`flow/design.v`:
```
`timescale 1ns / 1ps
module D_flipflop(
    input D,
    input clk,
    input en,
    input reset,
	 output reg Q
    );
always @ (posedge clk or negedge reset)
if (!reset)
Q <= 1'b0;
else if (en)
Q <= D;
endmodule
`timescale 1ns / 1ps
module Debouncing(
    input In,
    input clk,
    input en,
	 input rst,
    output X
    );
	 wire temp1,temp2,temp3;
D_flipflop ONE(In,clk,en,rst,temp1),
			  TWO(temp1,clk,en,rst,temp2),
			  Three(temp2,clk,en,rst,temp3);
assign X= temp1 && temp2 && temp3 ;
endmodule
`timescale 1ns / 1ps
module Rising_Edge_Detector(
input LEVEL,
input clk,
input en,
input rst,
output Z
    );
reg [1:0] state, nextState;
parameter ONE=2'b00, ZERO=2'b01, EDGE=2'b10, X = 2'b11 ;
always @ (LEVEL or state)  begin
 case (state)
 ONE: if (LEVEL) nextState = ONE;
	else nextState = ZERO;
 ZERO: if (LEVEL) nextState = EDGE;
	else nextState = ZERO;
 EDGE: if (LEVEL) nextState = ONE;
	else nextState = ZERO;
 default:
	nextState = X;
 endcase
 end
always @ (posedge clk or negedge rst) begin
 if(!rst) state <= ZERO;
 else if (en) state <= nextState;
end
assign Z = (state == EDGE);
endmodule
`timescale 1ns / 1ps
module ClockDivider( clk, tick, rst);
	input clk,rst;
	output tick;
	reg out;
	integer i;
	assign tick = (i >= 3) && !out;
	always@(posedge clk or negedge rst) begin
		if(!rst) begin
			i <= 0;
			out <= 1'b0;
		end
		else begin
				if(i<3)
					i <= i+1;
				else begin
					out <= !out;
					i <= 0;
				end
			end
	end
endmodule
`timescale 1ns / 1ps
module UpCounter_SyncReset(clk, en, rst, Q);
input clk, en, rst;
output reg [1:0] Q;
always @ (posedge clk or negedge rst) begin
	if(!rst)
		Q<=2'b00;  
	else if (en) begin
		if(Q == 2'b11)
			Q<=2'b00;
		else
			Q<=Q+1'b1;
			end
end
endmodule
`timescale 1ns / 1ps
module dec(
	input [5:0] sec,
	input [3:0] min2,
	input [3:0] min1,
	input [3:0] H2,
	input [2:0] H1,
	input condition,
	input [3:0] Amin2,
	input [3:0] Amin1,
	input [3:0] AH2,
	input [1:0] AH1,
	input clk,
	input tick,
	input reset,
	output reg [6:0] out,
	output reg [3:0]selector
	);
	reg [6:0] out_min2;
	reg [6:0] out_min1;
	reg [6:0] out_H2;
	reg [6:0] out_H1;
	reg [6:0] out_Amin2;
	reg [6:0] out_Amin1;
	reg [6:0] out_AH2;
	reg [6:0] out_AH1;
always @ (*)
begin
	 case (min2)
			4'b0000: out_min2=7'b0000001;  
			4'b0001: out_min2=7'b1001111;  
			4'b0010: out_min2=7'b0010010;
			4'b0011: out_min2=7'b0000110; 
			4'b0100: out_min2=7'b1001100; 
			4'b0101: out_min2=7'b0100100;
			4'b0110: out_min2=7'b0100000;  
			4'b0111: out_min2=7'b0001111; 
			4'b1000: out_min2=7'b0000000; 
			4'b1001: out_min2=7'b0000100;
			4'b1010: out_min2=7'b0001000;  
			4'b1111: out_min2=7'b1101010;  
			default: out_min2=7'b1111111;  
		endcase
case (min1)
			4'b0000: out_min1=7'b0000001;  
			4'b0001: out_min1=7'b1001111;  
			4'b0010: out_min1=7'b0010010;
			4'b0011: out_min1=7'b0000110; 
			4'b0100: out_min1=7'b1001100; 
			4'b0101: out_min1=7'b0100100;
			4'b0110: out_min1=7'b0100000;  
			4'b0111: out_min1=7'b0001111; 
			4'b1000: out_min1=7'b0000000; 
			4'b1001: out_min1=7'b0000100;
			4'b1010: out_min1=7'b1110000;  
			4'b1111: out_min1=7'b0001000;  
			default: out_min1=7'b1111111;  
		endcase
		case (H2)
			4'b0000: out_H2=7'b0000001;  
			4'b0001: out_H2=7'b1001111;  
			4'b0010: out_H2=7'b0010010;
			4'b0011: out_H2=7'b0000110; 
			4'b0100: out_H2=7'b1001100; 
			4'b0101: out_H2=7'b0100100;
			4'b0110: out_H2=7'b0100000;  
			4'b0111: out_H2=7'b0001111; 
			4'b1000: out_H2=7'b0000000; 
			4'b1001: out_H2=7'b0000100; 
			4'b1010: out_H2=7'b0010000;  
			4'b1111: out_H2=7'b1110001;  
			default: out_H2=7'b1111111;  
		endcase
		case (H1)
			3'b000: out_H1=7'b0000001;  
			3'b001: out_H1=7'b1001111;  
			3'b010: out_H1=7'b0010010;
			3'b011: out_H1=7'b0100100;		 
			3'b111: out_H1=7'b0001000;		 
			default: out_H1=7'b1111111;  
		endcase
case (Amin2)
			4'b0000: out_Amin2=7'b0000001;  
			4'b0001: out_Amin2=7'b1001111;  
			4'b0010: out_Amin2=7'b0010010;
			4'b0011: out_Amin2=7'b0000110; 
			4'b0100: out_Amin2=7'b1001100; 
			4'b0101: out_Amin2=7'b0100100;
			4'b0110: out_Amin2=7'b0100000;  
			4'b0111: out_Amin2=7'b0001111; 
			4'b1000: out_Amin2=7'b0000000; 
			4'b1001: out_Amin2=7'b0000100;
			default: out_Amin2=7'b1111111;  
		endcase
case (Amin1)
			4'b0000: out_Amin1=7'b0000001;  
			4'b0001: out_Amin1=7'b1001111;  
			4'b0010: out_Amin1=7'b0010010;
			4'b0011: out_Amin1=7'b0000110; 
			4'b0100: out_Amin1=7'b1001100; 
			4'b0101: out_Amin1=7'b0100100;
			4'b0110: out_Amin1=7'b0100000;  
			4'b0111: out_Amin1=7'b0001111; 
			4'b1000: out_Amin1=7'b0000000; 
			4'b1001: out_Amin1=7'b0000100;
			default: out_Amin1=7'b1111111;  
		endcase
		case (AH2)
			4'b0000: out_AH2=7'b0000001;  
			4'b0001: out_AH2=7'b1001111;  
			4'b0010: out_AH2=7'b0010010;
			4'b0011: out_AH2=7'b0000110; 
			4'b0100: out_AH2=7'b1001100; 
			4'b0101: out_AH2=7'b0100100;
			4'b0110: out_AH2=7'b0100000;  
			4'b0111: out_AH2=7'b0001111; 
			4'b1000: out_AH2=7'b0000000; 
			4'b1001: out_AH2=7'b0000100; 
			default: out_AH2=7'b1111111;  
		endcase
		case (AH1)
			2'b00: out_AH1=7'b0000001;  
			2'b01: out_AH1=7'b1001111;  
			2'b10: out_AH1=7'b0010010;	
			default: out_AH1=7'b1111111;  
		endcase
end
wire [1:0] kk;
UpCounter_SyncReset clock_only(clk,tick,reset,kk);
always @(*)
if(condition==1'b1)
	case(kk) 
	2'b00:begin selector= 4'b1110; out=out_Amin2; end
	2'b01:begin selector= 4'b1101; out=out_Amin1; end
	2'b10:begin selector= 4'b1011; out=out_AH2; end
	2'b11:begin selector= 4'b0111; out=out_AH1; end
	endcase	
else
	case(kk) 
	2'b00:begin selector= 4'b1110; out=out_min2; end
	2'b01:begin selector= 4'b1101; out=out_min1; end
	2'b10:begin selector= 4'b1011; out=out_H2; end
	2'b11:begin selector= 4'b0111; out=out_H1; end
	endcase
endmodule
`timescale 1ns / 1ps
module clk1 (
	input clk,
	input rst,
	input clr,
	output rise,
	output reg out);
	integer i;
	assign rise = !clr && (i >= 5) && !out;
	always@(posedge clk or negedge rst) begin
		if(!rst) begin
			i <= 0;
			out <= 1'b0;
		end
		else if(clr) begin
			i <= 0;
			out <= 1'b0;
		end
		else begin
				if(i<5)
					i <= i+1;
				else begin
					out <= !out;
					i <= 0;
				end
			end
	end
endmodule
`timescale 1ns / 1ps
module clk2 (
	input clk,
	input rst,
	input clr,
	output rise,
	output reg out);
	integer i;
	assign rise = !clr && (i >= 799) && !out;
	always@(posedge clk or negedge rst) begin
		if(!rst) begin
			i <= 0;
			out <= 1'b0;
		end
		else if(clr) begin
			i <= 0;
			out <= 1'b0;
		end
		else begin
				if(i<799)
					i <= i+1;
				else begin
					out <= !out;
					i <= 0;
				end
			end
	end
endmodule
`timescale 1ns / 1ps
module clk3 (
	input clk,
	input rst,
	input clr,
	output rise,
	output reg out);
	integer i;
	assign rise = !clr && (i >= 24) && !out;
	always@(posedge clk or negedge rst) begin
		if(!rst) begin
			i <= 0;
			out <= 1'b0;
		end
		else if(clr) begin
			i <= 0;
			out <= 1'b0;
		end
		else begin
				if(i<24)
					i <= i+1;
				else begin
					out <= !out;
					i <= 0;
				end
			end
	end
endmodule
`timescale 1ns / 1ps
module I2s(
	 input CLK,
	 input rst,
	 input enable,
	 output S_CLK,
	 output LR_CLK,
	 output M_CLK,
	 output reg Sin
    );
wire [15:0] data= 16'b1101101101101110;
wire clk1,clk2,clk3;
wire rise1,rise2,rise3;
clk1  five_hundred_500KHz	 (CLK,rst,!enable,rise1,clk1);
clk2  four_4KHz			 	 (CLK,rst,!enable,rise2,clk2);
clk3 thirty_two_times_128KHz(CLK,rst,!enable,rise3,clk3);
assign M_CLK = clk1;
assign LR_CLK = clk2;
assign S_CLK = clk3;
integer i;
always @(posedge CLK or negedge rst)
begin
	if (!rst)
		begin
		i <=0;
		Sin <= 1'b0;
		end
	else if (!enable)
		begin
		i <=0;
		Sin <= 1'b0;
		end
	else if (rise3)
		begin
		Sin<=data[i[3:0]];
		i <= i+1;
		end
end
endmodule
`timescale 1ns / 1ps
module digital_loc(
    input key_a,
    input key_b,
    input key_c,
    input key_d,
    input reset,
	 input clk,
    output [6:0] postion_state,
	 output  [3:0] x,
	 output reg [1:0] Led2,
	 output  [3:0] selector,
	 output reg dot,
	 output S_CLK,
	 output LR_CLK,
	 output M_CLK,
	 output  Sin
    );
	  wire tick;
	 reg [3:0] min2; reg[3:0] min1; reg[2:0] H1; reg [3:0] H2;
	 reg [3:0] A_min2; reg [3:0] A_min1; reg [1:0] A_H1; reg [3:0] A_H2;
	 reg [5:0] sec;
	 ClockDivider twohundredHZ(clk, tick, reset);
	 wire tempa, tempb, tempc, tempd;
	 Debouncing a(key_a,clk,tick,reset,tempa),
					b(key_b,clk,tick,reset,tempb),
					c(key_c,clk,tick,reset,tempc),
					d(key_d,clk,tick,reset,tempd);
	 wire tempAA,tempBB,tempCC,tempDD;
	Rising_Edge_Detector		AA(tempa,clk,tick,reset,tempAA),
									BB(tempb,clk,tick,reset,tempBB),
									CC(tempc,clk,tick,reset,tempCC),
									DD(tempd,clk,tick,reset,tempDD);
integer interal_counter;
reg alarm_sound;
reg [20:0] old_value;
reg condition_alarm;
 reg [3:0] state, nextState;
parameter state_Clock=4'b0001        ,state_Adjust_min2= 4'b0010;
parameter state_Adjust_min1= 4'b0011 ,state_Adjust_H2= 4'b0100;
parameter state_Adjust_H1= 4'b0101   ,state_Adjust_Amin2= 4'b0110;
parameter state_Adjust_Amin1= 4'b0111,state_Adjust_AH2= 4'b1000;
parameter state_Adjust_AH1= 4'b1001  ,state_Pause=4'b1010;
parameter state_Stop_A= 4'b1011      , state_Adjust_X=4'b1111;
assign x = state;
always @(*)
	condition_alarm = (state == state_Adjust_Amin2) || (state == state_Adjust_Amin1) ||
	                  (state == state_Adjust_AH2)   || (state == state_Adjust_AH1);
always @ (*)
if(!tempAA && !tempBB   )
	nextState=state;
else
 case (state)
	state_Clock: begin if(tempAA) nextState = state_Adjust_min2;
	else if(tempBB) nextState =state_Pause;
	else  nextState = state_Clock; end
	state_Pause: begin if(tempBB) nextState=state_Clock;
	else nextState=state_Pause; end
	state_Adjust_min2: begin if(tempAA) nextState= state_Adjust_min1;
	else nextState= state_Clock; end
	state_Adjust_min1: begin if(tempAA) nextState= state_Adjust_H2;
	else nextState= state_Clock; end
	state_Adjust_H2: begin if(tempAA) nextState= state_Adjust_H1;
	else nextState= state_Clock; end
	state_Adjust_H1: begin if(tempAA) nextState= state_Adjust_Amin2;
	else nextState= state_Clock; end
	state_Adjust_Amin2: begin if(tempAA) nextState= state_Adjust_Amin1;
	else nextState= state_Clock; end
	state_Adjust_Amin1: begin if(tempAA) nextState= state_Adjust_AH2;
	else nextState= state_Clock; end
	state_Adjust_AH2:begin if(tempAA) nextState= state_Adjust_AH1;
	else nextState= state_Clock; end
	state_Adjust_AH1:begin if(tempAA) nextState= state_Adjust_min2;
	else nextState= state_Clock; end
 default: nextState = state_Adjust_X;
 endcase
always @ (posedge clk or negedge reset)
begin
	if(!reset)
		state <= state_Clock;
	else if(tick)
		state <= nextState;
end
always @(posedge clk or negedge reset)
	if(!reset )
			begin
				min2<=0;
				min1<=0;
				H1 <=0;
				H2 <=0;
				sec<=0;
				A_min2<=0;
				A_min1<=4'b0000;
				A_H1 <=0;
				A_H2 <=0;
				Led2<=2'b00;
				alarm_sound<=0;
				interal_counter<=0;
				dot<=0;
				old_value<=21'b0;
			end
else if(tick) begin
if(interal_counter<199)
					interal_counter<=interal_counter+1;
else begin
							interal_counter<=0;
							dot<=!dot;
if(state == state_Pause) begin min2<=min2; min1<=min1; H1<=H1; H2<=H2; dot<=0; end   
else if(Led2==2'b11)
							begin
							Led2<=2'b00; alarm_sound<=0; sec<=old_value[5:0];
							min2<=old_value[9:6]; min1<= old_value[13:10]; H2<= old_value[17:14]; H1<= old_value[20:18];
							old_value <=21'b000000000000000000000;
							end
else begin
							if(sec == 6'b111011)
								begin
								sec <= 6'b000000;
								if(min2==4'b1001)
									begin
									min2<=4'b0000;
									if(min1==4'b0101)
										begin
										min1<=4'b0000;
										if( (H1==3'b010) && (H2==4'b0011) )
											begin H1<=3'b000; H2<=4'b0000; end
										else if(H2==4'b1001)
											begin H2<=4'b0000; H1<=H1+1'b1; end
										else
											H2<=H2+1'b1;
										end
									else
										min1<=min1+1'b1;
									end
								else
									min2<=min2+1'b1;
								end
							else
								sec <= sec+1'b1;
							if( (H1==A_H1) && (H2==A_H2) && (min1==A_min1) && (min2==A_min2) && (sec==6'b000000))
								begin
								Led2<=2'b11; alarm_sound<=1;
								old_value <={H1,H2,min1,min2,(sec+1'b1)};
								min2<= 4'b1111; min1<= 4'b1111; H2<= 4'b1111; H1<= 3'b111;
								end
		end
		end
if((state != state_Clock) && (state != state_Pause))
		begin
		dot<=0;
		begin min2<=min2; min1<=min1; H1<=H1; H2<=H2; end
		 if((tempCC==1) && (state == state_Adjust_min2))
			if(min2==4'b1001)
					min2 <= 4'b0000;
			else	min2<=min2+1'b1;
	else if((tempCC==1) && (state == state_Adjust_min1))
			if(min1==4'b0101)
					min1 <= 4'b0000;
			else	min1<=min1+1'b1;
	else if((tempCC==1) && (state == state_Adjust_H2))
			if( H2==4'b1001)
					H2<=4'b0000;
			else
					H2<=H2+1'b1;
	else if((tempCC==1) && (state == state_Adjust_H1))
			if(H1==3'b010)
				H1<=3'b000;
			else	H1<=H1+1'b1;
	else if((tempCC==1) && (state == state_Adjust_Amin2))
			begin
			if(A_min2==4'b1001)
					A_min2 <= 4'b0000;
			else	A_min2<= A_min2+1'b1;
			end
	else if((tempCC==1) && (state == state_Adjust_Amin1))
			begin
			if(A_min1==4'b0101)
					A_min1 <= 4'b0000;
			else	A_min1<=A_min1+1'b1;
			end
	else if((tempCC==1) && (state == state_Adjust_AH2))
			begin
			if( A_H2==4'b1001)
					A_H2<=4'b0000;
			else
					A_H2<=A_H2+1'b1;
			end
	else if((tempCC==1) && (state == state_Adjust_AH1))
			begin
			if(A_H1==2'b10)
				A_H1<=2'b00;
			else	A_H1<=A_H1+1'b1;
			end
if((tempDD==1) && (state == state_Adjust_min2))
			if( min2==0)
					min2<= 4'b1001;
			else
					min2<=min2-1'b1;
	else if((tempDD==1) && (state == state_Adjust_min1))
			if(min1==0)
				min1 <= 4'b0101;
			else
				min1<=min1-1'b1;
	else if((tempDD==1) && (state == state_Adjust_H2))
			if( H2==0)
				H2<=4'b1001;
			else
				H2<=H2-1'b1;
	else if((tempDD==1) && (state == state_Adjust_H1))
			if (H1==0)
				H1 <= 3'b010;
			else
				H1 <= H1-1'b1;
	else if((tempDD==1) && (state == state_Adjust_Amin2))
			begin
			if( A_min2==0)
					A_min2<= 4'b1001;
			else
					A_min2<=A_min2-1'b1;
			end
	else if((tempDD==1) && (state == state_Adjust_Amin1))
			begin
			if(A_min1==0)
				A_min1 <= 4'b0101;
			else
				A_min1<=A_min1-1'b1;
			end
	else if((tempDD==1) && (state == state_Adjust_AH2))
			begin
			if( A_H2==0)
				A_H2<=4'b1001;
			else
				A_H2<=A_H2-1'b1;
			end
	else if((tempDD==1) && (state == state_Adjust_AH1))
			begin
			if (A_H1==0)
				A_H1 <= 2'b10;
			else
				A_H1 <= A_H1-1'b1;
			end
end
end
I2s sound(clk,reset,alarm_sound,S_CLK,LR_CLK,M_CLK,Sin);
dec print_satus(sec,min2,min1,H2,H1,condition_alarm,A_min2, A_min1, A_H2,A_H1,clk,tick,reset, postion_state,selector);
endmodule
```
`flow/config.mk`:
```
export PLATFORM = sky130hd
export DESIGN_NAME = digital_loc
export DESIGN_NICKNAME = digital_loc
export VERILOG_FILES = /design/flow/design.v
export SDC_FILE = /design/flow/constraint.sdc
export NUM_CORES = 4
export LEC_CHECK = 0
export ABC_AREA = 1
export CAP_MARGIN = 20
export CORE_MARGIN = 2
export CORE_UTILIZATION = 69
export CTS_CLUSTER_DIAMETER = 380
export PLACE_DENSITY = 0.39
export SLEW_MARGIN = 20
```
`flow/constraint.sdc`:
```
create_clock -name core_clock -period 5.64 [get_ports {clk}]
set_input_delay 1.1280 -clock core_clock [delete_from_list [all_inputs] [get_ports {clk}]]
set_output_delay 1.1280 -clock core_clock [all_outputs]
set_load 0.01 [all_outputs]
```
`flow/run.sh`:
```
#!/bin/bash
# the make line also repeats each setting of config.mk as NAME=value (left out here)
make -C /OpenROAD-flow-scripts/flow DESIGN_CONFIG=/design/flow/config.mk WORK_HOME=/design/flow/orfs CLKGATE_MAP_FILE= finish
```
==> out/metrics.csv, run 1 <==
metric,value,unit
status,no timing/DRC/antenna violations,
number of global-route vias before repair,16302,
Post-Synth AOI/OAI Area,10.1,%
NumNets Final,2610,
Wirelength per Cell,16.2,um
Min-Delay Startpoint,AA.state[0]$_DFF_PN1_,
final worst slack,1.32,ns
IO Count,28,
H-tree depth,1,
CTS Buffer Depth,3,
"Cell Chain, Critical Path","inv_1, nor2_2, inv_1, nor2_1, inv_1, nand4_1, inv_1, o31ai_1, clkdlybuf4s50_1",
switching pwr,0.851,mW
CTS sink count,257,
yosys stat area,17400,um^2
Final setup viols,0,
clock power share,49.7,%
Clock Skews,0.0212,ns
first-pass GRT wire length,78.0,mm
simple share,35.0,%
Setup crit end,postion_state[3],
reg2reg end,old_value[9]$_DFFE_PN0P_,
Late-Pin Clk Latency,0.57,ns
Top pwr grp,the clock network,
Syn Inst Count,2533,
max-slew violations,0,
Detail Route Antenna Nets,0,
post-CTS resize count,0,
total global-route track usage,35.4,%
Rows,58,
combinational share of power,1.2,%
worst hold path depth,2,
Post-synth EDFFs,0,
Layout fillers,1997,
clock-pin slew on the worst setup and hold paths,0.07,ns
Hold Fails Final Rpt,0,
crit path capture type,output port,
worst hold endpoint,AA.state[0]$_DFF_PN1_,
core region area,25000,um^2
setup slack at placement,2.01,ns
Yosys top cell by instances,nand2_1,
leakage,8.49,nW
worst slew pin tran,1.11,ns
RSZ-0062 raised after global routing,no,
Netlist cell types,50,
Initial DRC Count,1732,
hold buffer count at CTS,0,
CP startpoint,state[3]$_DFFE_PN0P_,
post-synthesis adder-cell area fraction,5.17,%
total CTS buffers,29,
CP bufs+invs,5,
xor/xnor share,4.72,%
peak supply drop,0.258,mV
register area share after synthesis,36.9,%
f_max,0.232,GHz
CP Data Required Time,4.51,ns
routed via count,17181,
worst r2r src,interal_counter[1]$_DFFE_PN0P_,
initial antenna violation count,0,
FF-to-FF setup slack,2.14,ns
Final Critical Period,4.32,ns
Crit-path slowest cell,clkdlybuf4s50_1,
ANT cells,0,
area share of the leading cell type in the synthesized netlist,36.2,%
CP max stage delay,0.61,ns
ys cells,2533,
Post-synth mux share,0,%
Crit path top cell by count,inv_1,
comb area leader,simple AND/OR/NAND/NOR gates,
TNS Setup,0,ns
Int Pwr,2.92,mW
Syn-to-layout area delta,8.00,%
total wire length,46.7,mm
Crit path max-delay family,buffers and inverters,
register area,6440,um^2
Sw Ratio,22.6,%
Top area cell types,"dfrtp_1, nand2_1, nor2_1",
Final Cycle Share,76.6,%
P_comb,0.0457,mW
cell taking the most area after synthesis,dfrtp_1,
clk pwr,1.87,mW
Power Density,200,nW/um^2
chip area,26600,um^2
R2R depth,12,
type of the tightest min-delay check,register to register,
critical path launch point type,register,
Dominant flop cell,dfrtp_1,
largest net degree at the start of global routing,124,
Flops after synth,257,
clock root buffer master,clkbuf_16,
Max-cap violations,0,
total gr overflow,0,
"Warnings, synthesis",10,
tool warnings,82,
Vias/cell,5.96,
kind of critical path,register to output port,
dpl hpwl,33.2,mm
Hold Slack,0.472,ns
Slew HR,25.9,%
Worst Path Arrival,3.19,ns
"critical path fanouts, max",8,
Post-Syn Nets,2611,
drt pass-1 iters,8,
GP Congestion,0.968,
sequential share of power,49.1,%
most frequent cells after synthesis,"nand2_1, nor2_1, inv_1, dfrtp_1, nand3_1",
Port Buffers,27,
seq pwr,1.85,mW
Levels on crit path,9,
Chip Width,163,um
DRC Markers,0,
Syn Std Cell Area,17400,um^2
comb. cell area,9580,um^2
die span in y,163,um
syn_area_per_cell,6.88,um^2
Post-CTS Setup Repair Bufs,0,
ys async rst share,100,%
TritonCTS clock tree,done,
Initial Utilization,69.8,%
[metrics by stage]
stage	total power, mW	instance area, um^2	util, %	cells
after detailed placement	1.93	17900	71.7	2831
after global placement	1.93	17900	71.7	2831
after floorplan	1.89	17400	-	2533
final	3.77	18800	75.4	2884
after global routing	3.86	18800	75.4	2884
after CTS	3.79	18800	75.4	2884
[cell type report]
| class | instances | share of cell area (%) |
|---|---|---|
| clock inverters | 14 | 0.658 |
| clock buffers | 39 | 4.32 |
| inverters | 297 | 5.92 |
| flip-flops and latches | 257 | 34.2 |
| repair buffers | 34 | 1.81 |
| multi-input cells | 1913 | 50.9 |
| well taps | 330 | 2.19 |
[metal layers]
metal	track usage (%)	routed length [um]	up-vias	share of wire (%)
met3	4.41	3050	131	6.5
met4	12.2	1450	0	3.1
met1	47.5	20200	8079	43
met2	59.7	22000	739	47
met5	0	0	-	0
li1	-	-	8232	-
==> run 2: changes to the inputs <==
Settings changed: ABC_AREA 1 to not set, CORE_UTILIZATION 69 to 68, CTS_CLUSTER_DIAMETER 380 to not set, PLACE_DENSITY 0.39 to not set.
Clock period 5.64 ns to 5.41 ns, I/O delays scaled along.
==> run 2 against run 1 <==
Total power rose by 2.5%. Register-to-register slack lost 0.11 ns. Die size decreased by 6.7%. Clock-buffer cell count increased by 6. Area after synthesis shrank 8.2%. Critical endpoint is now postion_state[0]. Highest routed layer unchanged.
==> out/metrics.csv, run 2 <==
metric,value,unit
die span in y,157,um
Initial DRC Count,1105,
Late-Pin Clk Latency,0.56,ns
comb area leader,simple AND/OR/NAND/NOR gates,
Sw Ratio,22.0,%
"Warnings, synthesis",10,
Dominant flop cell,dfrtp_1,
post-synthesis adder-cell area fraction,5.63,%
NumNets Final,1900,
setup slack at placement,1.73,ns
core region area,23300,um^2
total gr overflow,0,
worst r2r src,interal_counter[0]$_DFFE_PN0P_,
number of global-route vias before repair,12431,
hold buffer count at CTS,0,
Post-Syn Nets,1922,
CTS Buffer Depth,3,
Hold Slack,0.484,ns
Yosys top cell by instances,dfrtp_1,
simple share,23.6,%
"critical path fanouts, max",11,
TritonCTS clock tree,done,
post-CTS resize count,0,
Clock Skews,0.0131,ns
DRC Markers,0,
final worst slack,1.11,ns
Final Cycle Share,79.5,%
Setup crit end,postion_state[0],
P_comb,0.0474,mW
TNS Setup,0,ns
FF-to-FF setup slack,2.03,ns
Hold Fails Final Rpt,0,
Final Critical Period,4.30,ns
sequential share of power,50.0,%
Netlist cell types,84,
Rows,56,
Max-cap violations,0,
initial antenna violation count,0,
ys cells,1844,
switching pwr,0.850,mW
status,no timing/DRC/antenna violations,
Initial Utilization,68.8,%
clock-pin slew on the worst setup and hold paths,0.06,ns
peak supply drop,0.244,mV
area share of the leading cell type in the synthesized netlist,39.4,%
Syn-to-layout area delta,8.44,%
first-pass GRT wire length,61.0,mm
RSZ-0062 raised after global routing,no,
xor/xnor share,8.65,%
Slew HR,31.8,%
total CTS buffers,28,
leakage,7.30,nW
Finished Layout Cells,2163,
CP startpoint,H2[1]$_DFFE_PN0P_,
CP max stage delay,0.55,ns
most frequent cells after synthesis,"dfrtp_1, nor2_1, nand2_1, o21ai_0, a21oi_1",
Final setup viols,0,
R2R depth,8,
critical path launch point type,register,
syn_area_per_cell,8.68,um^2
Chip Width,157,um
type of the tightest min-delay check,register to register,
max-slew violations,0,
worst hold path depth,1,
CP bufs+invs,3,
seq pwr,1.93,mW
register area share after synthesis,40.2,%
Port Buffers,27,
cell taking the most area after synthesis,dfrtp_1,
Syn Inst Count,1844,
clock root buffer master,clkbuf_16,
crit path capture type,output port,
Vias/cell,6.10,
clock power share,48.8,%
f_max,0.232,GHz
dpl hpwl,25.2,mm
Syn Std Cell Area,16000,um^2
kind of critical path,register to output port,
chip area,24800,um^2
Top pwr grp,registers,
dpl cells,2111,
clk pwr,1.88,mW
combinational share of power,1.2,%
Min-Delay Startpoint,twohundredHZ.i[0]$_DFF_PN0_,
GP Congestion,0.946,
Int Pwr,3.01,mW
worst hold endpoint,twohundredHZ.i[0]$_DFF_PN0_,
Post-CTS Setup Repair Bufs,0,
Power Density,223,nW/um^2
Crit-path slowest cell,dfrtp_1,
yosys stat area,16000,um^2
Top area cell types,"dfrtp_1, ha_1, nor2_1",
Flops after synth,257,
CTS sink count,257,
ANT cells,0,
total global-route track usage,30.0,%
reg2reg end,old_value[18]$_DFFE_PN0P_,
total wire length,36.7,mm
Levels on crit path,8,
drt pass-1 iters,5,
Post-synth mux share,3.27,%
Detail Route Antenna Nets,0,
H-tree depth,1,
Crit path max-delay family,buffers and inverters,
largest net degree at the start of global routing,118,
Post-synth EDFFs,0,
Post-Synth AOI/OAI Area,14.3,%
CP Data Required Time,4.33,ns
ys async rst share,100,%
worst slew pin tran,1.02,ns
routed via count,13200,
IO Count,28,
Final Util,74.6,%
tool warnings,80,
Worst Path Arrival,3.22,ns
"Cell Chain, Critical Path","ha_1, inv_1, ha_1, a21boi_0, a222oi_1, mux4_2, inv_1, clkdlybuf4s50_1",
Wirelength per Cell,17.0,um
run 2: layer usage:
layer / track usage, % / vias up / routed length (um)
met1: 42.5 / 6400 / 16900
met4: 8.96 / 0 / 1010
met3: 3.47 / 70 / 1530
met2: 49.0 / 296 / 17300
li1: - / 6434 / -
met5: 0 / - / 0
run 2: layout make-up:
cell class              instances  area (um^2)
fillers                      1778         5910
flip-flops and latches        257         6440
multi-input cells            1410         8890
inverters                      86          323
well taps                     319          399
clock inverters                 7         76.3
repair buffers                 39          378
clock buffers                  45          845
run 2: metrics by stage:
stage | power, mW | cell area [um^2]
after floorplan | 1.97 | 16000
after global placement | 2.02 | 16400
after detailed placement | 2.02 | 16400
after CTS | 3.89 | 17400
after global routing | 3.98 | 17400
final | 3.86 | 17400
==> run 3: changes to the inputs <==
Settings changed: CORE_UTILIZATION 68 to 40, SETUP_SLACK_MARGIN set to 0.84.
Clock period 5.41 ns to 5.3 ns, I/O delays scaled along.
==> run 3 against run 2 <==
Global-route usage decreased by 12 points. Hold slack got worse by 0.0022 ns. Sequential cell count unchanged. Synthesized cell count unchanged. Clock skew increased by 0.0045 ns. Sequential share of layout area decreased by 0.78 points. Cell count increased by 9.5%. Combinational power increased by 3%. Critical path type unchanged. Critical endpoint unchanged.
==> out/metrics.csv, run 3 <==
metric,value,unit
status,no timing/DRC/antenna violations,
CP max stage delay,0.48,ns
comb area leader,simple AND/OR/NAND/NOR gates,
Syn Inst Count,1844,
TritonCTS clock tree,done,
"Warnings, synthesis",10,
Crit path top cell by count,inv_1,
Vias/cell,5.51,
RSZ-0062 raised after global routing,no,
Crit path max-delay family,buffers and inverters,
TNS Setup,0,ns
H-tree depth,1,
crit path capture type,output port,
Rows,73,
worst hold endpoint,sound.four_4KHz.i[0]$_DFF_PN0_,
Clock Skews,0.0176,ns
seq pwr,1.97,mW
ys async rst share,100,%
total wire length,37.7,mm
critical path launch point type,register,
DRC Markers,0,
CTS sink count,257,
Hold Fails Final Rpt,0,
Late-Pin Clk Latency,0.57,ns
P_comb,0.0487,mW
Crit-path slowest cell,dfrtp_1,
register area,6440,um^2
register area share after synthesis,40.2,%
core region area,39600,um^2
total gr overflow,0,
setup slack at placement,1.59,ns
CP startpoint,H1[0]$_DFFE_PN0P_,
Max-cap violations,0,
clk pwr,2.17,mW
Syn-to-layout area delta,10.8,%
tool warnings,80,
Post-Synth AOI/OAI Area,14.3,%
clock root buffer master,clkbuf_16,
Flops after synth,257,
Top pwr grp,the clock network,
simple share,23.6,%
FF-to-FF setup slack,1.81,ns
f_max,0.230,GHz
type of the tightest min-delay check,register to register,
drt pass-1 iters,5,
Post-CTS Setup Repair Bufs,0,
worst r2r src,H1[2]$_DFFE_PN0P_,
comb. cell area,8900,um^2
Yosys top cell by instances,dfrtp_1,
Final setup viols,0,
Detail Route Antenna Nets,0,
Initial Utilization,40.4,%
syn_area_per_cell,8.68,um^2
switching pwr,0.872,mW
CP bufs+invs,3,
cell taking the most area after synthesis,dfrtp_1,
reg2reg end,old_value[11]$_DFFE_PN0P_,
worst slew pin tran,1.03,ns
area share of the leading cell type in the synthesized netlist,39.4,%
R2R depth,6,
CTS Buffer Depth,3,
total global-route track usage,18.3,%
clock power share,51.8,%
Final Critical Period,4.35,ns
Initial DRC Count,1117,
yosys stat area,16000,um^2
final worst slack,0.947,ns
largest net degree at the start of global routing,113,
NumNets Final,1900,
clock-pin slew on the worst setup and hold paths,0.06,ns
Post-synth mux share,3.27,%
Final Cycle Share,82.1,%
area post-placement,16700,um^2
Levels on crit path,8,
Wirelength per Cell,15.9,um
Power Density,237,nW/um^2
initial antenna violation count,0,
chip area,41600,um^2
Sw Ratio,20.8,%
Min-Delay Startpoint,sound.four_4KHz.i[0]$_DFF_PN0_,
max-slew violations,0,
Post-Syn Nets,1922,
ys cells,1844,
die span in y,204,um
most frequent cells after synthesis,"dfrtp_1, nor2_1, nand2_1, o21ai_0, a21oi_1",
ANT cells,0,
combinational share of power,1.2,%
Layout fillers,3875,
Top area cell types,"dfrtp_1, ha_1, nor2_1",
Port Buffers,27,
"Cell Chain, Critical Path","inv_1, ha_1, nor2b_1, o22ai_1, a222oi_1, mux4_2, inv_1, clkdlybuf4s50_1",
GP Congestion,0.899,
finished layout cell area,17700,um^2
first-pass GRT wire length,63.2,mm
kind of critical path,register to output port,
Slew HR,30.9,%
Dominant flop cell,dfrtp_1,
leakage,7.37,nW
total CTS buffers,29,
sequential share of power,47.0,%
Post-synth EDFFs,0,
Netlist cell types,84,
IO Count,28,
peak supply drop,0.215,mV
post-synthesis adder-cell area fraction,5.63,%
"critical path fanouts, max",9,
Setup crit end,postion_state[0],
CP Data Required Time,4.24,ns
xor/xnor share,8.65,%
Int Pwr,3.32,mW
Syn Std Cell Area,16000,um^2
number of global-route vias before repair,12614,
routed via count,13046,
hold buffer count at CTS,0,
dpl hpwl,26.2,mm
Worst Path Arrival,3.29,ns
worst hold path depth,1,
Chip Width,204,um
==> run 3: cell type report <==
class,instances,share of cell area [%]
Multi-Input combinational cell,1410,50.2
Clock inverter,13,1.17
Clock buffer,40,4.72
Tap cell,525,3.70
Timing Repair Buffer,38,2.09
Sequential cell,257,36.3
Inverter,86,1.82
==> run 3: layer usage <==
layer  part of all wire, %  GRT usage [%]  up-vias
li1                      -              -     6429
met1                    47           25.2     6286
met2                    46           29.7      270
met3                   4.2           2.33       61
met4                   2.4           5.93        0
met5                     0              0        -
==> run 3: stage by stage <==
| step | total power, mW | hold WS (ns) | utilization, % | cells |
|---|---|---|---|---|
| detailed placement | 2.06 | 0.475 | 42.1 | 2316 |
| floorplan | 2.01 | 0.455 | - | 1844 |
| global placement | 2.06 | 0.470 | 42.1 | 2316 |
| CTS | 4.27 | 0.484 | 44.7 | 2369 |
| global route | 4.35 | 0.515 | 44.7 | 2369 |
| finish | 4.19 | 0.482 | 44.7 | 2369 |
==> run 3: timing repair <==
item	CTS	global route
resized	0	1
setup endpoints to repair	0	1
hold endpoints to repair	0	0
==> run 4: changes to the inputs <==
Settings changed: ABC_AREA set to 0, CAP_MARGIN 20 to 5, CELL_PAD_IN_SITES_GLOBAL_PLACEMENT set to 3, CORE_MARGIN 2 to 10, CORE_UTILIZATION 40 to 24, CTS_CLUSTER_DIAMETER set to 316, CTS_CLUSTER_SIZE set to 15, GPL_ROUTABILITY_DRIVEN set to 0, GPL_TIMING_DRIVEN set to 0, MAX_ROUTING_LAYER set to met5, SETUP_SLACK_MARGIN 0.84 to not set, SLEW_MARGIN 20 to 0, TNS_END_PERCENT set to 75.
Clock period 5.3 ns to 10.0 ns, I/O delays scaled along.
==> run 4 against run 3 <==
Sequential share of layout area down 0.54 points. Critical path type unchanged. Area after synthesis unchanged. Clock-buffer cell count down 11. Wire length up 33%. Clock power down 63%. Largest power group is now registers. Setup slack better by 3.3 ns.
==> out/metrics.csv, run 4 <==
metric,value,unit
clock power share,43.1,%
Hold Fails Final Rpt,0,
"Cell Chain, Critical Path","clkbuf_1, nand2b_1, mux2i_1, o21ai_0, o22ai_1, o21ai_0, a41oi_1, clkdlybuf4s50_1",
Clock Skews,0.0317,ns
xor/xnor share,8.65,%
Yosys top cell by instances,dfrtp_1,
H-tree depth,1,
status,no timing/DRC/antenna violations,
clock-pin slew on the worst setup and hold paths,0.08,ns
"critical path fanouts, max",10,
CTS Buffer Depth,3,
Flops after synth,257,
final worst slack,4.29,ns
max-slew violations,0,
leakage,7.24,nW
Setup crit end,postion_state[3],
Layout fillers,7052,
kind of critical path,register to output port,
Post-Synth AOI/OAI Area,14.3,%
post-CTS resize count,0,
NumNets Final,1974,
Syn Std Cell Area,16000,um^2
dpl cells,2737,
die span in y,278,um
hold buffer count at CTS,0,
CP bufs+invs,2,
type of the tightest min-delay check,register to register,
Post-Syn Nets,1922,
number of global-route vias before repair,13601,
Detail Route Antenna Nets,0,
Late-Pin Clk Latency,0.55,ns
Crit path max-delay family,buffers and inverters,
crit path capture type,output port,
P_comb,0.0289,mW
total wire length,50.3,mm
RSZ-0062 raised after global routing,no,
Top pwr grp,registers,
initial antenna violation count,0,
Crit path top cell by count,o21ai_0,
worst hold path depth,1,
R2R depth,6,
ys cells,1844,
f_max,0.175,GHz
Syn-to-layout area delta,12.4,%
Wirelength per Cell,18.2,um
clock root buffer master,clkbuf_16,
Initial DRC Count,816,
area share of the leading cell type in the synthesized netlist,39.4,%
"Warnings, synthesis",10,
seq pwr,1.04,mW
Dominant flop cell,dfrtp_1,
worst r2r src,twohundredHZ.i[20]$_DFF_PN0_,
first-pass GRT wire length,81.0,mm
Final Critical Period,5.71,ns
Rows,94,
routed via count,13306,
register area share after synthesis,40.2,%
syn_area_per_cell,8.68,um^2
cell taking the most area after synthesis,dfrtp_1,
Final Cycle Share,57.1,%
CP max stage delay,0.73,ns
register area,6440,um^2
ys async rst share,100,%
TritonCTS clock tree,done,
worst slew pin tran,1.09,ns
setup slack at placement,4.85,ns
Slew HR,27.3,%
total power,1.88,mW
total global-route track usage,12.9,%
CP Data Required Time,8.00,ns
simple share,23.6,%
Final setup viols,0,
Max-cap violations,0,
total gr overflow,0,
largest net degree at the start of global routing,100,
FF-to-FF setup slack,6.74,ns
Power Density,105,nW/um^2
Worst Path Arrival,3.71,ns
CP startpoint,state[3]$_DFFE_PN0P_,
Port Buffers,27,
Post-synth mux share,3.27,%
combinational share of power,1.5,%
Netlist cell types,84,
yosys stat area,16000,um^2
tool warnings,76,
Finished Layout Cells,2768,
reg2reg end,A_min2[3]$_DFFE_PN0P_,
most frequent cells after synthesis,"dfrtp_1, nor2_1, nand2_1, o21ai_0, a21oi_1",
Initial Utilization,24.3,%
DRC Markers,0,
Levels on crit path,8,
post-synthesis adder-cell area fraction,5.63,%
switching pwr,0.448,mW
comb area leader,simple AND/OR/NAND/NOR gates,
worst hold endpoint,sound.four_4KHz.i[0]$_DFF_PN0_,
critical path launch point type,register,
Crit-path slowest cell,mux2i_1,
Post-CTS Setup Repair Bufs,0,
Syn Inst Count,1844,
Min-Delay Startpoint,sound.four_4KHz.i[0]$_DFF_PN0_,
dpl hpwl,36.6,mm
sequential share of power,55.4,%
Post-synth EDFFs,0,
Chip Width,278,um
drt pass-1 iters,5,
Int Pwr,1.44,mW
peak supply drop,0.0785,mV
Top area cell types,"dfrtp_1, ha_1, nor2_1",
ANT cells,0,
Vias/cell,4.81,
core region area,66000,um^2
Sw Ratio,23.8,%
clk pwr,0.811,mW
IO Count,28,
total CTS buffers,21,
chip area,77400,um^2
comb. cell area,8870,um^2
CTS sink count,257,
[run 4: metrics by stage]
| stage | hold WS, ns | cell area, um^2 | util, % | TNS [ns] |
|---|---|---|---|---|
| floorplan | 0.455 | 16000 | - | 0 |
| global placement | 0.479 | 17400 | 26.3 | -1503.68 |
| detailed placement | 0.483 | 17400 | 26.4 | 0 |
| CTS | 0.495 | 18000 | 27.3 | 0 |
| global route | 0.525 | 18000 | 27.3 | 0 |
| finish | 0.493 | 18000 | 27.3 | 0 |
[run 4: cell type report]
class	instances	share of cell area, %
Clock buffer	29	3.09
Inverter	86	1.79
Multi-Input combinational cell	1410	49.3
Timing Repair Buffer	29	1.84
Clock inverter	2	0.139
Tap cell	864	6.01
Buffer	91	2.05
Sequential cell	257	35.8
[run 4: layer usage]
layer,track usage [%],vias to the layer above,part of all wire (%)
met3,1.27,44,2.7
met1,18.2,6538,50
li1,-,6557,-
met2,21.0,167,46
met4,2.38,0,1.7
met5,0,-,0
==> run 5: changes to the inputs <==
Settings changed: ABC_AREA 0 to 1, CAP_MARGIN 5 to 20, CELL_PAD_IN_SITES_GLOBAL_PLACEMENT 3 to 0, CORE_MARGIN 10 to 2, CORE_UTILIZATION 24 to 72, CTS_CLUSTER_DIAMETER 316 to 336, CTS_CLUSTER_SIZE 15 to not set, GPL_ROUTABILITY_DRIVEN 0 to not set, GPL_TIMING_DRIVEN 0 to 1, MAX_ROUTING_LAYER met5 to not set, MIN_ROUTING_LAYER set to met1, PLACE_DENSITY set to 0.42, SETUP_SLACK_MARGIN set to 0.26, SLEW_MARGIN 0 to 20, TNS_END_PERCENT 75 to not set.
Clock period 10.0 ns to 2.95 ns, I/O delays scaled along.
==> run 5 against run 4 <==
The layout now fails its checks (setup timing). Utilization grew 59 points. First-iteration DRC count rose to 4.2 times the previous value. Hold slack worse by 0.49 ns. Clock skew fell by 0.0057 ns. Clock-buffer cell count rose by 7. Sequential share of layout area is 4.0 points lower. Cell count increased by 8.2%. Register-to-register slack worse by 6.8 ns. Critical endpoint is now postion_state[2]. Largest power group is now the clock network. Highest routed layer is now met5.
==> out/metrics.csv, run 5 <==
metric,value,unit
crit path capture type,output port,
switching pwr,1.73,mW
number of global-route vias before repair,18567,
Power Density,369,nW/um^2
worst slew pin tran,0.844,ns
Top pwr grp,the clock network,
largest net degree at the start of global routing,81,
most frequent cells after synthesis,"nand2_1, nor2_1, inv_1, dfrtp_1, nand3_1",
register area,6450,um^2
Hold Fails Final Rpt,0,
Chip Width,160,um
Sw Ratio,23.1,%
kind of critical path,register to output port,
Post-Synth AOI/OAI Area,10.1,%
f_max,0.320,GHz
setup slack at placement,0.122,ns
Flops after synth,257,
xor/xnor share,4.72,%
hold buffer count at CTS,0,
tool warnings,80,
Crit-path slowest cell,dfstp_2,
Layout fillers,1351,
Port Buffers,27,
status,"complete, but fails checks",
Late-Pin Clk Latency,0.58,ns
register area share after synthesis,36.9,%
first-pass GRT wire length,92.6,mm
ys async rst share,100,%
Final setup viols,12,
Netlist cell types,50,
leakage,9.15,nW
Final Critical Period,3.13,ns
max-slew violations,0,
P_comb,0.103,mW
R2R depth,11,
GP Congestion,1.03,
Top area cell types,"dfrtp_1, nand2_1, nor2_1",
type of the tightest min-delay check,input port to async pin,
Syn Inst Count,2533,
total global-route track usage,44.2,%
Worst Path Arrival,2.54,ns
Post-Syn Nets,2611,
dpl hpwl,36.0,mm
CP bufs+invs,4,
clock power share,51.3,%
SO Viols,setup timing,
yosys stat area,17400,um^2
Int Pwr,5.76,mW
Final Cycle Share,106,%
IO Count,28,
total gr overflow,0,
Dominant flop cell,dfrtp_1,
TritonCTS clock tree,done,
Initial DRC Count,3462,
total wire length,60.3,mm
"Cell Chain, Critical Path","inv_4, nand2_4, inv_2, nand2_1, nand4_1, buf_6, nand2_1, a21oi_2, a31oi_1, buf_2",
Setup crit end,postion_state[2],
core region area,23600,um^2
H-tree depth,1,
CTS Buffer Depth,3,
comb. cell area,10000,um^2
FF-to-FF setup slack,-0.03,ns
Rows,56,
Initial Utilization,73.8,%
critical path launch point type,register,
NumNets Final,2734,
combinational share of power,1.4,%
chip area,25500,um^2
CP Data Required Time,2.36,ns
"Warnings, synthesis",10,
area share of the leading cell type in the synthesized netlist,36.2,%
TNS Setup,-0.873,ns
ANT cells,0,
Wirelength per Cell,20.1,um
Max-cap violations,0,
clock root buffer master,clkbuf_16,
RSZ-0062 raised after global routing,yes,
clock-pin slew on the worst setup and hold paths,0.07,ns
Detail Route Antenna Nets,0,
simple share,35.0,%
Post-synth EDFFs,0,
worst r2r src,state[1]$_DFFE_PN0P_,
post-synthesis adder-cell area fraction,5.17,%
"critical path fanouts, max",6,
drt pass-1 iters,17,
Levels on crit path,10,
Post-synth mux share,0,%
ys cells,2533,
initial antenna violation count,1,
routed via count,19721,
seq pwr,3.54,mW
cell taking the most area after synthesis,dfrtp_1,
clk pwr,3.84,mW
CP startpoint,state[0]$_DFFE_PN1P_,
Yosys top cell by instances,nand2_1,
reg2reg end,min2[3]$_DFFE_PN0P_,
Crit path max-delay family,flip-flops,
sequential share of power,47.3,%
peak supply drop,0.601,mV
comb area leader,simple AND/OR/NAND/NOR gates,
Syn-to-layout area delta,16.5,%
Syn Std Cell Area,17400,um^2
Vias/cell,6.58,
CTS sink count,257,
CP max stage delay,0.60,ns
Crit path top cell by count,nand2_1,
Slew HR,43.1,%
die span in y,160,um
Clock Skews,0.0260,ns
final worst slack,-0.178,ns
total CTS buffers,28,
DRC Markers,0,
syn_area_per_cell,6.88,um^2
## run 5: area by class of cell
| type | count | share of cell area [%] |
|---|---|---|
| Clock inverter | 15 | 1.00 |
| Tap cell | 319 | 1.97 |
| Multi-Input combinational cell | 1913 | 49.3 |
| Clock buffer | 36 | 3.80 |
| Timing Repair Buffer | 159 | 6.51 |
| Inverter | 297 | 5.61 |
| Sequential cell | 257 | 31.8 |
## run 5: layer usage
| layer | vias to the layer above | share of wire (%) | track usage [%] |
|---|---|---|---|
| met5 | - | 0.11 | 0.189 |
| met1 | 8971 | 35 | 53.3 |
| met4 | 4 | 7.7 | 24.8 |
| met2 | 1710 | 45 | 72.9 |
| met3 | 543 | 12 | 10.8 |
| li1 | 8493 | - | - |
## run 5: repair_timing
action	4_1_cts	5_1_grt
buffers inserted	59	15
cloned	0	0
pin swaps	32	25
hold endpoints to repair	0	0
resized	154	60
setup endpoints to repair	8	70
## run 5: stage by stage
stage	total power [mW]	utilization (%)	cells	area [um^2]	hold slack [ns]
after floorplan	3.61	-	2533	17400	0.294
after global placement	3.70	77.4	2871	18300	0.450
after detailed placement	3.70	77.4	2871	18300	0.457
after CTS	7.38	84.8	2981	20000	0.0485
after global routing	7.60	86.0	2996	20300	0.0670
final	7.48	86.0	2996	20300	0.0000978
==> run 6: changes to the inputs <==
Settings changed: CELL_PAD_IN_SITES_GLOBAL_PLACEMENT 0 to not set, CORE_UTILIZATION 72 to 70, CTS_CLUSTER_DIAMETER 336 to not set, CTS_CLUSTER_SIZE set to 15, GPL_TIMING_DRIVEN 1 to not set, MIN_ROUTING_LAYER met1 to not set, PLACE_DENSITY 0.42 to not set, SETUP_SLACK_MARGIN 0.26 to not set.
Clock period 2.95 ns to 3.03 ns, I/O delays scaled along.
==> run 6 against run 5 <==
Now clean on timing, DRC and antenna. Register-to-register slack improved by 0.41 ns. Hold slack gained 0.0065 ns. Cell area shrank 4.0%. Sequential cell count stayed put. Area after synthesis is the same. Sequential share of layout area rose by 1.3 points. Wire length is 19% lower. Synthesized cell count unchanged. Die size up 2.8%. Clock-buffer cell count down 4. Clock power barely moved. Critical path type unchanged. Largest power group unchanged.
==> out/metrics.csv, run 6 <==
metric,value,unit
total wire length,49.1,mm
peak supply drop,0.444,mV
Post-Syn Nets,2611,
yosys stat area,17400,um^2
Finished Layout Cells,2938,
Power Density,380,nW/um^2
Final Cycle Share,97.6,%
comb area leader,simple AND/OR/NAND/NOR gates,
total CTS buffers,28,
Clock Skews,0.0232,ns
total global-route track usage,37.3,%
Post-synth EDFFs,0,
Vias/cell,6.00,
Wirelength per Cell,16.7,um
max-slew violations,0,
total gr overflow,0,
worst slew pin tran,0.956,ns
Slew HR,36.2,%
Initial DRC Count,2174,
syn_area_per_cell,6.88,um^2
area share of the leading cell type in the synthesized netlist,36.2,%
GP Congestion,0.991,
CP max stage delay,0.43,ns
chip area,26200,um^2
most frequent cells after synthesis,"nand2_1, nor2_1, inv_1, dfrtp_1, nand3_1",
clock root buffer master,clkbuf_16,
P_comb,0.0917,mW
xor/xnor share,4.72,%
combinational share of power,1.2,%
status,no timing/DRC/antenna violations,
Setup crit end,postion_state[3],
largest net degree at the start of global routing,73,
Netlist cell types,50,
Crit path top cell by count,inv_1,
Final Critical Period,2.96,ns
comb. cell area,9680,um^2
Max-cap violations,0,
R2R depth,12,
CTS sink count,257,
clock power share,52.3,%
Final setup viols,0,
sequential share of power,46.5,%
switching pwr,1.58,mW
kind of critical path,register to output port,
Crit-path slowest cell,dfrtp_1,
initial antenna violation count,0,
Syn-to-layout area delta,11.8,%
worst r2r src,interal_counter[0]$_DFFE_PN0P_,
register area share after synthesis,36.9,%
clk pwr,3.87,mW
Int Pwr,5.83,mW
Dominant flop cell,dfrtp_1,
Syn Std Cell Area,17400,um^2
CP bufs+invs,3,
H-tree depth,1,
drt pass-1 iters,6,
reg2reg end,old_value[12]$_DFFE_PN0P_,
Initial Utilization,71.5,%
Syn Inst Count,2533,
ys async rst share,100,%
critical path launch point type,register,
Rows,57,
first-pass GRT wire length,80.9,mm
Flops after synth,257,
Detail Route Antenna Nets,0,
CTS Buffer Depth,3,
number of global-route vias before repair,16986,
Post-synth mux share,0,%
Yosys top cell by instances,nand2_1,
DRC Markers,0,
Top area cell types,"dfrtp_1, nand2_1, nor2_1",
Levels on crit path,8,
TNS Setup,0,ns
"critical path fanouts, max",5,
IO Count,28,
register area,6450,um^2
"Warnings, synthesis",10,
dpl hpwl,34.5,mm
leakage,8.87,nW
f_max,0.338,GHz
Top pwr grp,the clock network,
Sw Ratio,21.4,%
Chip Width,162,um
clock-pin slew on the worst setup and hold paths,0.06,ns
crit path capture type,output port,
Hold Fails Final Rpt,0,
"Cell Chain, Critical Path","ha_1, inv_1, a21oi_4, inv_1, o21ai_0, nor3_1, o31ai_1, buf_2",
CP startpoint,print_satus.clock_only.Q[1]$_DFFE_PN0P_,
Worst Path Arrival,2.35,ns
Port Buffers,27,
Layout fillers,1690,
FF-to-FF setup slack,0.38,ns
RSZ-0062 raised after global routing,no,
CP Data Required Time,2.42,ns
NumNets Final,2670,
seq pwr,3.44,mW
TritonCTS clock tree,done,
die span in y,162,um
Crit path max-delay family,AND-OR/OR-AND gates,
Post-Synth AOI/OAI Area,10.1,%
Late-Pin Clk Latency,0.57,ns
dpl cells,2879,
post-synthesis adder-cell area fraction,5.17,%
routed via count,17625,
type of the tightest min-delay check,input port to async pin,
ys cells,2533,
core region area,24400,um^2
ANT cells,0,
tool warnings,79,
cell taking the most area after synthesis,dfrtp_1,
simple share,35.0,%
run 6: area by class of cell:
cell class	instances	area share [%]
Sequential cell	257	33.1
Inverter	297	5.74
Multi-Input combinational cell	1913	49.7
Clock inverter	20	1.52
Clock buffer	32	3.83
Tap cell	324	2.08
Timing Repair Buffer	95	4.05
run 6: routing by layer:
metal	global-route usage (%)	up-vias	part of all wire (%)
li1	-	8347	-
met1	49.8	8139	41
met2	63.7	969	48
met3	4.16	170	8.0
met4	13.0	0	3.2
met5	0	-	0
run 6: timing repair:
item | CTS | global route
hold buffers | 0 | 0
endpoints found under the setup margin | 7 | 7
gates resized | 46 | 28
setup buffers | 4 | 3
pin swaps | 6 | 6
run 6: per-stage QoR:
stage	hold slack, ns	util, %	power (mW)	setup slack [ns]	cell area (um^2)
6_report	0.00661	79.9	7.41	0.0738	19500
5_1_grt	0.0546	79.9	7.57	0.00205	19500
4_1_cts	0.0328	79.8	7.42	-0.0214	19500
3_5_place_dp	0.456	75.1	3.60	0.156	18300
3_3_place_gp	0.444	75.1	3.60	0.185	18300
2_1_floorplan	0.310	-	3.51	0.733	17400
==> run 7: changes to the inputs <==
Settings changed: CAP_MARGIN 20 to 35, CELL_PAD_IN_SITES_GLOBAL_PLACEMENT set to 2, CORE_UTILIZATION 70 to 18, CTS_CLUSTER_SIZE 15 to not set, GPL_ROUTABILITY_DRIVEN set to 1, GPL_TIMING_DRIVEN set to 0, HOLD_SLACK_MARGIN set to -0.09, PLACE_DENSITY_LB_ADDON set to 0.1, TNS_END_PERCENT set to 100.
Clock period 3.03 ns to 8.3 ns, I/O delays scaled along.
==> run 7 against run 6 <==
Still clean. Non-clock buffer count up 1. Clock skew about the same. Synthesized cell count stayed put. Total power fell by 58%. Global-route usage shrank 24 points. Via count down 6.1%. Clock power decreased by 54%. Clock-buffer cell count grew 29. Register-to-register slack improved by 5.2 ns. Cell count grew 33%. Area after synthesis stayed put. Critical endpoint is now postion_state[0]. Largest cell class unchanged. Largest power group unchanged.
==> out/metrics.csv, run 7 <==
metric,value,unit
xor/xnor share,4.72,%
Post-synth EDFFs,0,
total CTS buffers,41,
post-CTS resize count,0,
Syn Inst Count,2533,
CP startpoint,state[2]$_DFFE_PN0P_,
Crit path max-delay family,simple AND/OR/NAND/NOR gates,
setup slack at placement,3.53,ns
Rows,114,
leakage,8.86,nW
Post-synth mux share,0,%
clk pwr,1.78,mW
"Warnings, synthesis",10,
Power Density,148,nW/um^2
comb. cell area,9580,um^2
worst hold endpoint,DD.state[0]$_DFF_PN1_,
chip area,99300,um^2
Sw Ratio,23.4,%
CTS sink count,257,
final worst slack,2.94,ns
Syn Std Cell Area,17400,um^2
Post-Synth AOI/OAI Area,10.1,%
ANT cells,0,
worst slew pin tran,0.927,ns
crit path capture type,output port,
Netlist cell types,50,
Syn-to-layout area delta,19.0,%
clock power share,57.9,%
tool warnings,76,
Late-Pin Clk Latency,0.59,ns
drt pass-1 iters,5,
P_comb,0.0382,mW
Yosys top cell by instances,nand2_1,
Max-cap violations,0,
"critical path fanouts, max",8,
Initial Utilization,18.1,%
Port Buffers,27,
dpl hpwl,51.5,mm
syn_area_per_cell,6.88,um^2
f_max,0.187,GHz
finished layout cell area,20700,um^2
Crit-path slowest cell,clkdlybuf4s50_1,
CP Data Required Time,6.64,ns
Final setup viols,0,
ys async rst share,100,%
Min-Delay Startpoint,DD.state[0]$_DFF_PN1_,
hold buffer count at CTS,0,
critical path launch point type,register,
Slew HR,38.0,%
total gr overflow,0,
RSZ-0062 raised after global routing,no,
area share of the leading cell type in the synthesized netlist,36.2,%
die span in y,315,um
post-synthesis adder-cell area fraction,5.17,%
seq pwr,1.26,mW
core region area,96300,um^2
Layout fillers,10938,
total wire length,67.4,mm
CTS Buffer Depth,3,
DRC Markers,0,
NumNets Final,2684,
Top pwr grp,the clock network,
CP max stage delay,0.54,ns
peak supply drop,0.115,mV
largest net degree at the start of global routing,75,
initial antenna violation count,0,
Post-CTS Setup Repair Bufs,0,
status,no timing/DRC/antenna violations,
"Cell Chain, Critical Path","nor2_2, inv_1, nor2_1, inv_1, nand4_1, inv_1, nor2_1, o21ai_0, nand2_1, clkdlybuf4s50_1",
area post-placement,19400,um^2
reg2reg end,sound.five_hundred_500KHz.i[25]$_DFF_PN0_,
routed via count,16544,
Wirelength per Cell,17.3,um
Chip Width,315,um
number of global-route vias before repair,16862,
first-pass GRT wire length,105,mm
register area share after synthesis,36.9,%
max-slew violations,0,
GP Congestion,0.784,
ys cells,2533,
Final Critical Period,5.36,ns
Initial DRC Count,871,
TritonCTS clock tree,done,
Vias/cell,4.23,
simple share,35.0,%
Crit path top cell by count,inv_1,
cell taking the most area after synthesis,dfrtp_1,
CP bufs+invs,4,
Top area cell types,"dfrtp_1, nand2_1, nor2_1",
Post-Syn Nets,2611,
H-tree depth,2,
Worst Path Arrival,3.70,ns
worst hold path depth,2,
Hold Fails Final Rpt,0,
combinational share of power,1.2,%
total global-route track usage,13.7,%
worst r2r src,Led2[0]$_DFFE_PN0P_,
Clock Skews,0.0231,ns
R2R depth,6,
kind of critical path,register to output port,
Int Pwr,2.36,mW
clock-pin slew on the worst setup and hold paths,0.05,ns
most frequent cells after synthesis,"nand2_1, nor2_1, inv_1, dfrtp_1, nand3_1",
Detail Route Antenna Nets,0,
type of the tightest min-delay check,register to register,
register area,6440,um^2
Final Cycle Share,64.6,%
yosys stat area,17400,um^2
Dominant flop cell,dfrtp_1,
switching pwr,0.719,mW
sequential share of power,40.9,%
IO Count,28,
Setup crit end,postion_state[0],
clock root buffer master,clkbuf_16,
FF-to-FF setup slack,5.55,ns
comb area leader,simple AND/OR/NAND/NOR gates,
Levels on crit path,10,
Flops after synth,257,
run 7: metrics by stage:
stage	total power, mW	hold slack, ns	utilization [%]	setup TNS (ns)	std cells
finish	3.08	0.462	21.5	0	3907
global route	3.22	0.479	21.5	0	3907
CTS	3.18	0.463	21.5	0	3907
detailed placement	1.32	0.454	20.1	0	3839
global placement	1.32	0.452	20.0	-2046.10	3836
floorplan	1.28	0.432	-	0	2533
run 7: cell type report:
cell class	instances	area share, %
plain buffers	66	1.43
clock buffers	61	6.04
clock inverters	7	0.477
inverters	297	5.38
multi-input cells	1913	46.2
flip-flops and latches	257	31.0
well taps	1276	7.70
repair buffers	30	1.73
run 7: layer usage:
| layer | track usage (%) | wire [um] | vias to the layer above |
|---|---|---|---|
| li1 | - | - | 8387 |
| met1 | 18.9 | 32800 | 7857 |
| met2 | 22.3 | 30900 | 231 |
| met3 | 2.07 | 2310 | 69 |
| met4 | 3.72 | 1430 | 0 |
| met5 | 0 | 0 | - |
==> run 8: changes to the inputs <==
Settings changed: CAP_MARGIN 35 to 5, CELL_PAD_IN_SITES_GLOBAL_PLACEMENT 2 to 3, CORE_MARGIN 2 to 10, CORE_UTILIZATION 18 to 24, CTS_CLUSTER_DIAMETER set to 316, CTS_CLUSTER_SIZE set to 15, GPL_ROUTABILITY_DRIVEN 1 to 0, GPL_TIMING_DRIVEN 0 to 1, HOLD_SLACK_MARGIN -0.09 to not set, MAX_ROUTING_LAYER set to met4, PLACE_DENSITY_LB_ADDON 0.1 to not set, SLEW_MARGIN 20 to 0, TNS_END_PERCENT 100 to 75.
Clock period 8.3 ns to 10.0 ns, I/O delays scaled along.
==> run 8 against run 7 <==
Clock power down 54%. Hold slack improved by 0.0025 ns. Wire length shrank 8.6%. Still clean. Sequential power down 17%. Register-to-register slack improved by 0.54 ns. Critical path type unchanged. Setup slack better by 1.7 ns. Sequential cell count stayed put. Total power decreased by 38%.
==> out/metrics.csv, run 8 <==
metric,value,unit
Post-Synth AOI/OAI Area,10.1,%
number of global-route vias before repair,16608,
clock power share,43.5,%
Late-Pin Clk Latency,0.56,ns
Syn Inst Count,2533,
worst hold path depth,2,
setup slack at placement,5.14,ns
largest net degree at the start of global routing,104,
reg2reg end,old_value[18]$_DFFE_PN0P_,
chip area,83800,um^2
"Warnings, synthesis",10,
max-slew violations,0,
dpl hpwl,46.1,mm
Top area cell types,"dfrtp_1, nand2_1, nor2_1",
kind of critical path,register to output port,
Syn Std Cell Area,17400,um^2
crit path capture type,output port,
Clock Skews,0.0321,ns
Final Util,26.8,%
ANT cells,0,
Int Pwr,1.43,mW
f_max,0.186,GHz
Worst Path Arrival,3.38,ns
P_comb,0.0288,mW
total gr overflow,0,
worst hold endpoint,DD.state[0]$_DFF_PN1_,
syn_area_per_cell,6.88,um^2
Initial Utilization,24.3,%
leakage,8.31,nW
Sw Ratio,24.4,%
switching pwr,0.463,mW
critical path launch point type,register,
Syn-to-layout area delta,10.4,%
combinational share of power,1.5,%
most frequent cells after synthesis,"nand2_1, nor2_1, inv_1, dfrtp_1, nand3_1",
Final setup viols,0,
H-tree depth,1,
Detail Route Antenna Nets,0,
clock root buffer master,clkbuf_16,
Hold Fails Final Rpt,0,
Wirelength per Cell,17.7,um
yosys stat area,17400,um^2
seq pwr,1.04,mW
ys async rst share,100,%
Final Critical Period,5.38,ns
area share of the leading cell type in the synthesized netlist,36.2,%
die span in y,290,um
sequential share of power,55.0,%
R2R depth,12,
drt pass-1 iters,5,
CP Data Required Time,8.00,ns
status,no timing/DRC/antenna violations,
CP startpoint,print_satus.clock_only.Q[0]$_DFFE_PN0P_,
Levels on crit path,9,
Min-Delay Startpoint,DD.state[0]$_DFF_PN1_,
Final Cycle Share,53.8,%
core region area,71700,um^2
Crit path max-delay family,buffers and inverters,
final worst slack,4.62,ns
RSZ-0062 raised after global routing,no,
routed via count,16231,
Vias/cell,4.66,
CTS sink count,257,
post-CTS resize count,0,
NumNets Final,2603,
Hold Slack,0.464,ns
"critical path fanouts, max",12,
total wire length,61.6,mm
total CTS buffers,21,
type of the tightest min-delay check,register to register,
initial antenna violation count,0,
Post-CTS Setup Repair Bufs,0,
register area share after synthesis,36.9,%
Netlist cell types,50,
Crit-path slowest cell,clkdlybuf4s50_1,
Post-synth EDFFs,0,
simple share,35.0,%
clock-pin slew on the worst setup and hold paths,0.09,ns
Initial DRC Count,954,
Layout fillers,8059,
peak supply drop,0.0878,mV
DRC Markers,0,
TritonCTS clock tree,done,
total global-route track usage,15.1,%
tool warnings,78,
worst slew pin tran,1.08,ns
total power,1.89,mW
FF-to-FF setup slack,6.09,ns
Rows,98,
cell taking the most area after synthesis,dfrtp_1,
Max-cap violations,0,
Post-Syn Nets,2611,
Top pwr grp,registers,
worst r2r src,interal_counter[0]$_DFFE_PN0P_,
hold buffer count at CTS,0,
Chip Width,290,um
CP max stage delay,0.60,ns
"Cell Chain, Critical Path","inv_1, ha_1, inv_1, a21oi_1, o21ai_0, nand2_1, a21oi_1, a31oi_1, clkdlybuf4s50_1",
Power Density,98.5,nW/um^2
post-synthesis adder-cell area fraction,5.17,%
Post-synth mux share,0,%
IO Count,28,
Port Buffers,27,
CP bufs+invs,3,
Slew HR,28.1,%
Dominant flop cell,dfrtp_1,
TNS Setup,0,ns
CTS Buffer Depth,3,
xor/xnor share,4.72,%
Flops after synth,257,
first-pass GRT wire length,98.4,mm
ys cells,2533,
Yosys top cell by instances,nand2_1,
clk pwr,0.824,mW
Setup crit end,postion_state[2],
comb area leader,simple AND/OR/NAND/NOR gates,
## run 8: metrics by stage
step / cells / instance area, um^2
finish: 3481 / 19200
global route: 3481 / 19200
CTS: 3481 / 19200
detailed placement: 3452 / 18700
global placement: 3452 / 18700
floorplan: 2533 / 17400
## run 8: layer usage
layer	track usage, %	up-vias	wire (um)
li1	-	8203	-
met1	20.2	7781	30300
met2	24.9	191	28700
met3	1.28	56	1360
met4	2.95	0	1170
met5	-	-	0
## run 8: layout make-up
| type | instances | area [um^2] | share of cell area (%) |
|---|---|---|---|
| multi-input combinational | 1913 | 9580 | 49.8 |
| inverter | 297 | 1110 | 5.79 |
| sequential | 257 | 6440 | 33.5 |
| clock inverter | 2 | 25.0 | 0.130 |
| clock buffer | 27 | 548 | 2.85 |
| timing repair buffer | 35 | 348 | 1.81 |
| tap | 950 | 1190 | 6.18 |
Power is estimated from default activity; no workload was simulated.
